== run 1 ==
==> flow/design.v <==
module uart_rx#(
	parameter CLK_FRE 	= 50,
	parameter UART_RATE = 115200
	) (
	input 				clk,    
	input 				rst_n,
	output 	 			recv_en,	
	output reg 	[ 7:0] 	recv_data,	
	input 				rx_pin 
);
parameter  RATE_CNT = (CLK_FRE * 1000_000 / UART_RATE) - 1;
reg [10:0] clk_cnt;
localparam WAIT = 2'd0, START = 2'd1, RECV = 2'd2, STOP = 2'd3;
reg [1:0] state;
assign recv_en = clk_cnt == RATE_CNT * 3 / 2;
reg [ 7:0] recv_data_r;
reg [ 2:0] recv_cnt;
always@(posedge clk)
	if(!rst_n)begin
		state 		<= WAIT;
		clk_cnt 	<= 0;
		recv_data 	<= 0;
	end
	else
	case(state)
		WAIT:
			if(!rx_pin)begin 
				recv_cnt <= 'd0;
				state <= START;
			end
		START:begin 
			if(clk_cnt == RATE_CNT / 2)begin 
				clk_cnt <= 0;
				state <= RECV;
			end
			else
				clk_cnt <= clk_cnt + 1;
		end
		RECV:begin 
			if(clk_cnt == RATE_CNT)begin 
				clk_cnt <= 0;
				recv_data_r[recv_cnt] <= rx_pin;
				recv_cnt <= recv_cnt + 1;
				state <= (recv_cnt == 7 )?STOP : RECV ;
			end
			else
				clk_cnt <= clk_cnt + 1;
		end
		STOP:begin 
			recv_data <= recv_data_r;
			if(clk_cnt == RATE_CNT * 3 / 2)begin 
				clk_cnt <= 0;
				state <= WAIT;
			end
			else 
				clk_cnt <= clk_cnt + 1;
		end
	endcase
endmodule
module uart_tx#(
	parameter CLK_FRE 	= 50,
	parameter UART_RATE = 115200
	) (
	input 				clk,    
	input 				rst_n,
	input 				send_en ,	
	output 	 			send_busy ,	
	input 		[ 7:0] 	send_data ,	
	output reg 			tx_pin
);
parameter  RATE_CNT = (CLK_FRE * 1000_000 / UART_RATE) - 1;
reg [10:0] clk_cnt;
localparam WAIT = 2'd0, START = 2'd1, SEND = 2'd2, STOP = 2'd3;
reg [1:0] state;
assign send_busy = state != WAIT;
reg [ 7:0] send_data_r;
reg [ 2:0] send_cnt;
always@(posedge clk)
	if(!rst_n)begin
		state 	<= WAIT;
		clk_cnt <= 0;
		tx_pin 	<= 1;
	end
	else
	case(state)
		WAIT:
			if(send_en)begin 
				send_data_r <= send_data;
				send_cnt <= 'd0;
				state <= START;
			end
		START:begin 
			tx_pin <= 0;
			if(clk_cnt == RATE_CNT)begin 
				clk_cnt <= 0;
				state <= SEND;
			end
			else
				clk_cnt <= clk_cnt + 1;
		end
		SEND:begin 
			tx_pin <= send_data_r[send_cnt];
			if(clk_cnt == RATE_CNT)begin 
				clk_cnt <= 0;
				send_cnt <= send_cnt + 1;
				state <= (send_cnt == 7 )?STOP : SEND ;
			end
			else
				clk_cnt <= clk_cnt + 1;
		end
		STOP:begin 
			tx_pin <= 1;
			if(clk_cnt == RATE_CNT)begin 
				clk_cnt <= 0;
				state <= WAIT;
			end
			else
				clk_cnt <= clk_cnt + 1;
		end
	endcase
endmodule
module uart_top (
	input 		clk,    
	input 		rst_n,
	input 		uart_rx,
	output		uart_tx
);
parameter CLK_FRE 		= 50;
parameter UART_RATE 	= 115200;
localparam SEND = 2'd0, WAIT = 2'd1;
reg [1:0] state;
reg  [31:0] wait_cnt;
reg  [ 7:0] send_cnt;
reg  [ 7:0] send_data;
reg  	    send_en;
wire [ 7:0] recv_data;
wire 		recv_en;
wire 		send_busy;
parameter 	ENG_NUM  = 9; 
parameter 	CHE_NUM  = 2; 
parameter 	DATA_NUM = CHE_NUM * 3 + ENG_NUM;  
wire [ DATA_NUM * 8 - 1:0] char_data = {8'hE4,8'hBD,8'hA0,8'hE5,8'hA5,8'hBD,"  World","\r\n"};
wire [ 7:0] char_byte = (send_cnt < DATA_NUM) ? char_data[ (DATA_NUM - 1 - send_cnt) * 8 +: 8] : 8'h00;
always@(posedge clk)
	if(!rst_n)begin
		state 		<= SEND;
		wait_cnt 	<= 0;
		send_cnt 	<= 0;
		send_en 	<= 'b0;
	end
	else
	case(state)
		SEND:begin  
			if(send_cnt == DATA_NUM + 1)begin 
				send_en 	<= 'b0;
				send_cnt 	<=  0;
				state 		<= WAIT;
			end
			else if(!send_busy)begin
				send_en 	<= 'b1;
				send_data 	<= char_byte;
				send_cnt 	<= send_cnt + 1;
			end
		end
		WAIT: 
			if(wait_cnt == CLK_FRE * 1000_000)begin 
				wait_cnt <= 0;
				state <= SEND;
			end
			else begin
				send_en <= recv_en;
				send_data <= recv_data;
				wait_cnt <= wait_cnt + 1;
			end
	endcase
uart_tx #(
	.CLK_FRE 	(CLK_FRE 	),
	.UART_RATE 	(UART_RATE 	)
	)uart_tx_m0(
	.clk 		(clk 		),
	.rst_n 		(rst_n 		),
	.send_en 	(send_en 	),
	.send_busy 	(send_busy 	),
	.send_data 	(send_data 	),
	.tx_pin 	(uart_tx 	)
	);
uart_rx #(
	.CLK_FRE 	(CLK_FRE 	),
	.UART_RATE 	(UART_RATE 	)
	)uart_rx_m0(
	.clk 		(clk 		),
	.rst_n 		(rst_n 		),
	.recv_en 	(recv_en 	),
	.recv_data 	(recv_data 	),
	.rx_pin 	(uart_rx 	)
	);
endmodule
Settings: LEC_CHECK=0, CAP_MARGIN=20, CELL_PAD_IN_SITES_DETAIL_PLACEMENT=0, CORE_ASPECT_RATIO=1.12, CORE_MARGIN=2, CORE_UTILIZATION=72, CTS_CLUSTER_DIAMETER=100, CTS_CLUSTER_SIZE=97, PLACE_DENSITY_LB_ADDON=0.21, SETUP_SLACK_MARGIN=0.93, SLEW_MARGIN=40, TNS_END_PERCENT=80; clock period 3.12 ns.
run.sh (not shown) runs the stock make flow with config.mk's settings and CLKGATE_MAP_FILE=.
In summary, run 1 completed successfully, with a layout that passed the timing, DRC and antenna checks.
Modified inputs, run 2 compared to run 1
- a change of CTS_CLUSTER_SIZE from 97 to 14
- a change of CTS_CLUSTER_DIAMETER from 100 to 392
==> comparison <==
- The flip-flop count was comparable across run 2 and run 1.
- Run 2 vs. run 1: post-synthesis compound-gate area fraction held, cell count held, relative contribution of sequential cells to total power held.
- Number of clock buffers in the layout: run 1 vs run 2, no meaningful difference
- Run 1 -> run 2: leakage power delta 0, exact match
## Diff of input files: run 3 against run 2
- PLACE_DENSITY_LB_ADDON: 0.21 -> 0.15
- TNS_END_PERCENT: 80 -> unset
- CTS_CLUSTER_DIAMETER: 392 -> 104
- SLEW_MARGIN: 40 -> 20
- CELL_PAD_IN_SITES_DETAIL_PLACEMENT: 0 -> unset
- CTS_CLUSTER_SIZE: 14 -> unset
- CORE_ASPECT_RATIO: 1.12 -> unset
In run 3 the endpoint arrival time on the critical path turned out 0.08 ns lower than in run 2.
Compared run 2 against run 3; H-tree depth within noise.
Compared run 3 vs run 2, and overall routing resource usage is down in run 3.
The number of tapcells in run 3 sits 12 above the value recorded for run 2.
Run 2 → run 3: wire length after detailed routing rose 91 µm; total power rose 65 µW; buffer and inverter count on the worst path fell 2.


RTL: the design.v shown in full above, as it stands there.
make LEC_CHECK=0 ABC_AREA=1 CAP_MARGIN=20 CELL_PAD_IN_SITES_DETAIL_PLACEMENT=1 CORE_ASPECT_RATIO=0.71 CORE_MARGIN=2 CORE_UTILIZATION=40 CTS_CLUSTER_DIAMETER=272 GPL_TIMING_DRIVEN=0 MAX_ROUTING_LAYER=met4 SLEW_MARGIN=10 TNS_END_PERCENT=40 finish   # period 7.64 ns
The starting point finished with timing, DRC and antenna clean.
Change:
==> flow/config.mk (replaced) <==
export PLATFORM = sky130hd
export DESIGN_NAME = uart_top
export DESIGN_NICKNAME = uart_top
export VERILOG_FILES = /design/flow/design.v
export SDC_FILE = /design/flow/constraint.sdc
export NUM_CORES = 4
export LEC_CHECK = 0
export CAP_MARGIN = 20
export CORE_MARGIN = 2
export CORE_UTILIZATION = 33
export SLEW_MARGIN = 20
==> flow/constraint.sdc (replaced) <==
create_clock -name core_clock -period 24.5 [get_ports {clk}]
set_input_delay 4.9000 -clock core_clock [delete_from_list [all_inputs] [get_ports {clk}]]
set_output_delay 4.9000 -clock core_clock [all_outputs]
set_load 0.01 [all_outputs]
=> Final area is lower by 7.6%. Count of clock-buffer cells in the layout is higher by 4. Via count is lower by 20%. Worst hold slack stays flat. Sequential power is lower by 69%. Power is lower by 71%. Critical path depth is lower by 1. Routed wire length is lower by 30%. Die area is higher by 11%. Core utilization is lower by 8.2 points. Area after synthesis is lower by 8.1%.
Change:
--- a/flow/config.mk
+++ b/flow/config.mk
@@ -8,4 +8,4 @@
 export CAP_MARGIN = 20
 export CORE_MARGIN = 2
-export CORE_UTILIZATION = 33
+export CORE_UTILIZATION = 40
 export SLEW_MARGIN = 20
==> flow/constraint.sdc (replaced) <==
create_clock -name core_clock -period 5.61 [get_ports {clk}]
set_input_delay 1.1220 -clock core_clock [delete_from_list [all_inputs] [get_ports {clk}]]
set_output_delay 1.1220 -clock core_clock [all_outputs]
set_load 0.01 [all_outputs]
Effect:
- The changed run completed with no timing, DRC or antenna violations
- hold slack degrades by 0.0035 ns
- clock-buffer cell count went down by 3
- first-iteration DRC count increases by 37%
Change:
--- a/flow/config.mk
+++ b/flow/config.mk
@@ -8,4 +8,6 @@
 export CAP_MARGIN = 20
 export CORE_MARGIN = 2
-export CORE_UTILIZATION = 40
+export CORE_UTILIZATION = 72
+export CTS_CLUSTER_DIAMETER = 398
+export CTS_CLUSTER_SIZE = 99
 export SLEW_MARGIN = 20
==> flow/constraint.sdc (replaced) <==
create_clock -name core_clock -period 11.4 [get_ports {clk}]
set_input_delay 2.2800 -clock core_clock [delete_from_list [all_inputs] [get_ports {clk}]]
set_output_delay 2.2800 -clock core_clock [all_outputs]
set_load 0.01 [all_outputs]
Total power fell by 54%; combinational power drops by 51%; area after synthesis is unchanged; sequential power falls by 51%; final cell count decreases by 10%; routed wire length went up by 1.8%; die area goes down by 43%; critical path depth is unchanged; clock-buffer cell count grows by 1.
Change:
--- a/flow/config.mk
+++ b/flow/config.mk
@@ -9,5 +9,5 @@
 export CORE_MARGIN = 2
 export CORE_UTILIZATION = 72
-export CTS_CLUSTER_DIAMETER = 398
-export CTS_CLUSTER_SIZE = 99
+export CTS_CLUSTER_SIZE = 10
+export SETUP_SLACK_MARGIN = 0.92
 export SLEW_MARGIN = 20
==> flow/constraint.sdc (replaced) <==
create_clock -name core_clock -period 3.12 [get_ports {clk}]
set_input_delay 0.6240 -clock core_clock [delete_from_list [all_inputs] [get_ports {clk}]]
set_output_delay 0.6240 -clock core_clock [all_outputs]
set_load 0.01 [all_outputs]
=>
- die size stays the same
- count of clock-buffer cells in the layout climbs by 2
- global-route usage falls by 0.51 points
- area after synthesis is unchanged
- power climbs to 3.7 times its value
- worst hold slack gains 0.024 ns
Power and IR drop assume default switching activity.
